==> try-quartz <==
// sample_dsp
module sample_dsp(
	input         clk_20M,
	input         rst_n,
	input         WR,
	input         RD,
	input         CS0,
	input  [7:0]  DSP_Add,
	input  [15:0] DSP_Data_in,
	output [15:0] DSP_Data_out,
	output        DSP_Data_oe,
	input  [6:0]  chAn,
	input  [6:0]  chBn,
	input  [15:0] data_in,
	input         busy0,
	output [3:0]  LED,
	output        cs0_n,
	output        cs1_n,
	output        convst,
	output        enc_rst
);
clock: 7.88 ns
lec_check: 0
abc_area: 1
cap_margin: 10
cell_pad_in_sites_detail_placement: 2
cell_pad_in_sites_global_placement: 1
core_aspect_ratio: 1.82
core_margin: 5
core_utilization: 50
cts_cluster_size: 36
gpl_routability_driven: 1
gpl_timing_driven: 0
hold_slack_margin: 0.26
max_routing_layer: met4
place_density_lb_addon: 0.11
slew_margin: 25
tns_end_percent: 70
run.sh (not shown) runs the stock make flow with config.mk's settings and CLKGATE_MAP_FILE=.
==> try-harbor: changes against try-quartz <==
==> flow/config.mk (replaced) <==
export PLATFORM = sky130hd
export DESIGN_NAME = sample_dsp
export DESIGN_NICKNAME = sample_dsp
export VERILOG_FILES = /design/flow/design.v
export SDC_FILE = /design/flow/constraint.sdc
export NUM_CORES = 4
export LEC_CHECK = 0
export CAP_MARGIN = 20
export CELL_PAD_IN_SITES_GLOBAL_PLACEMENT = 0
export CORE_MARGIN = 2
export CORE_UTILIZATION = 56
export GPL_ROUTABILITY_DRIVEN = 0
export GPL_TIMING_DRIVEN = 1
export PLACE_DENSITY_LB_ADDON = 0.11
export SETUP_SLACK_MARGIN = -0.39
export SLEW_MARGIN = 20
export TNS_END_PERCENT = 70
==> flow/constraint.sdc (replaced) <==
create_clock -name core_clock -period 6.14 [get_ports {clk_20M}]
set_input_delay 1.2280 -clock core_clock [delete_from_list [all_inputs] [get_ports {clk_20M}]]
set_output_delay 1.2280 -clock core_clock [all_outputs]
set_load 0.01 [all_outputs]
==> notes <==
Against try-quartz, the synthesized cell count of try-harbor is lower by about 32%. try-quartz ended with an error in detailed placement (3_5_place_dp) with DPL-0033. try-harbor finished clean. Of try-quartz and try-harbor, try-quartz has the higher die area (gap about 20%, measured against try-harbor). Against try-harbor, the area after synthesis of try-quartz is higher by about 2.5%.


==> amber <==
sample_dsp again, from the RTL that the note above started with.
==> flow/config.mk <==
export PLATFORM = sky130hd
export DESIGN_NAME = sample_dsp
export DESIGN_NICKNAME = sample_dsp
export VERILOG_FILES = /design/flow/design.v
export SDC_FILE = /design/flow/constraint.sdc
export NUM_CORES = 4
export LEC_CHECK = 0
export ABC_AREA = 1
export CAP_MARGIN = 20
export CORE_MARGIN = 2
export CORE_UTILIZATION = 70
export CTS_CLUSTER_DIAMETER = 206
export CTS_CLUSTER_SIZE = 76
export PLACE_DENSITY_LB_ADDON = 0.09
export SETUP_SLACK_MARGIN = 0.67
export SLEW_MARGIN = 20
==> flow/constraint.sdc <==
create_clock -name core_clock -period 2.28 [get_ports {clk_20M}]
set_input_delay 0.4560 -clock core_clock [delete_from_list [all_inputs] [get_ports {clk_20M}]]
set_output_delay 0.4560 -clock core_clock [all_outputs]
set_load 0.01 [all_outputs]
==> quartz (differences from amber) <==
==> flow/config.mk (replaced) <==
export PLATFORM = sky130hd
export DESIGN_NAME = sample_dsp
export DESIGN_NICKNAME = sample_dsp
export VERILOG_FILES = /design/flow/design.v
export SDC_FILE = /design/flow/constraint.sdc
export NUM_CORES = 4
export LEC_CHECK = 0
export CAP_MARGIN = 20
export CORE_MARGIN = 2
export CORE_UTILIZATION = 40
export SLEW_MARGIN = 20
==> flow/constraint.sdc (replaced) <==
create_clock -name core_clock -period 4.43 [get_ports {clk_20M}]
set_input_delay 0.8860 -clock core_clock [delete_from_list [all_inputs] [get_ports {clk_20M}]]
set_output_delay 0.8860 -clock core_clock [all_outputs]
set_load 0.01 [all_outputs]
==> cedar (differences from amber) <==
==> flow/config.mk (replaced) <==
export PLATFORM = sky130hd
export DESIGN_NAME = sample_dsp
export DESIGN_NICKNAME = sample_dsp
export VERILOG_FILES = /design/flow/design.v
export SDC_FILE = /design/flow/constraint.sdc
export NUM_CORES = 4
export LEC_CHECK = 0
export ABC_AREA = 1
export CAP_MARGIN = 5
export CORE_MARGIN = 2
export CORE_UTILIZATION = 72
export CTS_CLUSTER_DIAMETER = 368
export PLACE_DENSITY = 0.67
export SETUP_SLACK_MARGIN = -0.16
export SLEW_MARGIN = 20
==> flow/constraint.sdc (replaced) <==
create_clock -name core_clock -period 2.46 [get_ports {clk_20M}]
set_input_delay 0.4920 -clock core_clock [delete_from_list [all_inputs] [get_ports {clk_20M}]]
set_output_delay 0.4920 -clock core_clock [all_outputs]
set_load 0.01 [all_outputs]
==> impl_metrics.json <==
{
  "outcome": "did not finish",
  "stop_stage": "5_1_grt",
  "syn_area_per_cell_um2": 7.79,
  "fp_util_pct": 70.7,
  "core_area_mm2": 0.0441,
  "row_count": 77,
  "ys_seq_share_pct": 47.7,
  "gp_congestion": 1.00,
  "synthTopCellsByCount": "nand2_1 (1171), dfrtp_1 (589), nand3_1 (497)"
}
That was amber.
==> impl_metrics.json <==
{
  "clkSinkCount": 595,
  "outcome": "timing/DRC/antenna clean",
  "period_used_pct": 89.7,
  "core_area_mm2": 0.0757,
  "gp_congestion": 0.897,
  "grt_pass1_wl_mm": 133,
  "syn_area_per_cell_um2": 11.2,
  "dieArea_mm2": 0.0784,
  "ys_seq_share_pct": 48.9,
  "fp_util_pct": 40.2,
  "num_vias": 22155,
  "synthTopCellsByCount": "dfrtp_1 (589), mux2_2 (401), nand2_1 (298)",
  "row_count": 101,
  "hold_viol_final": 0
}
That was quartz.
==> impl_metrics.json <==
{
  "outcome": "complete, but fails checks",
  "violations": "negative setup slack",
  "synthTopCellsByCount": "nand2_1 (1171), dfrtp_1 (589), nand3_1 (497)",
  "worst_slack_ns": -0.0473,
  "path_cells": "nand2_1, xor2_1, nand2_1, buf_12, ha_1, buf_4, a21oi_1, o21a_1, nand2_1, nand2_1, nand2_1, nand2_1, nand2_1, o21ai_1",
  "row_count": 76,
  "setup_viol": 7,
  "buffer_area_share_pct": 7.58,
  "ys_seq_share_pct": 47.7,
  "syn_area_per_cell_um2": 7.79
}
That was cedar.
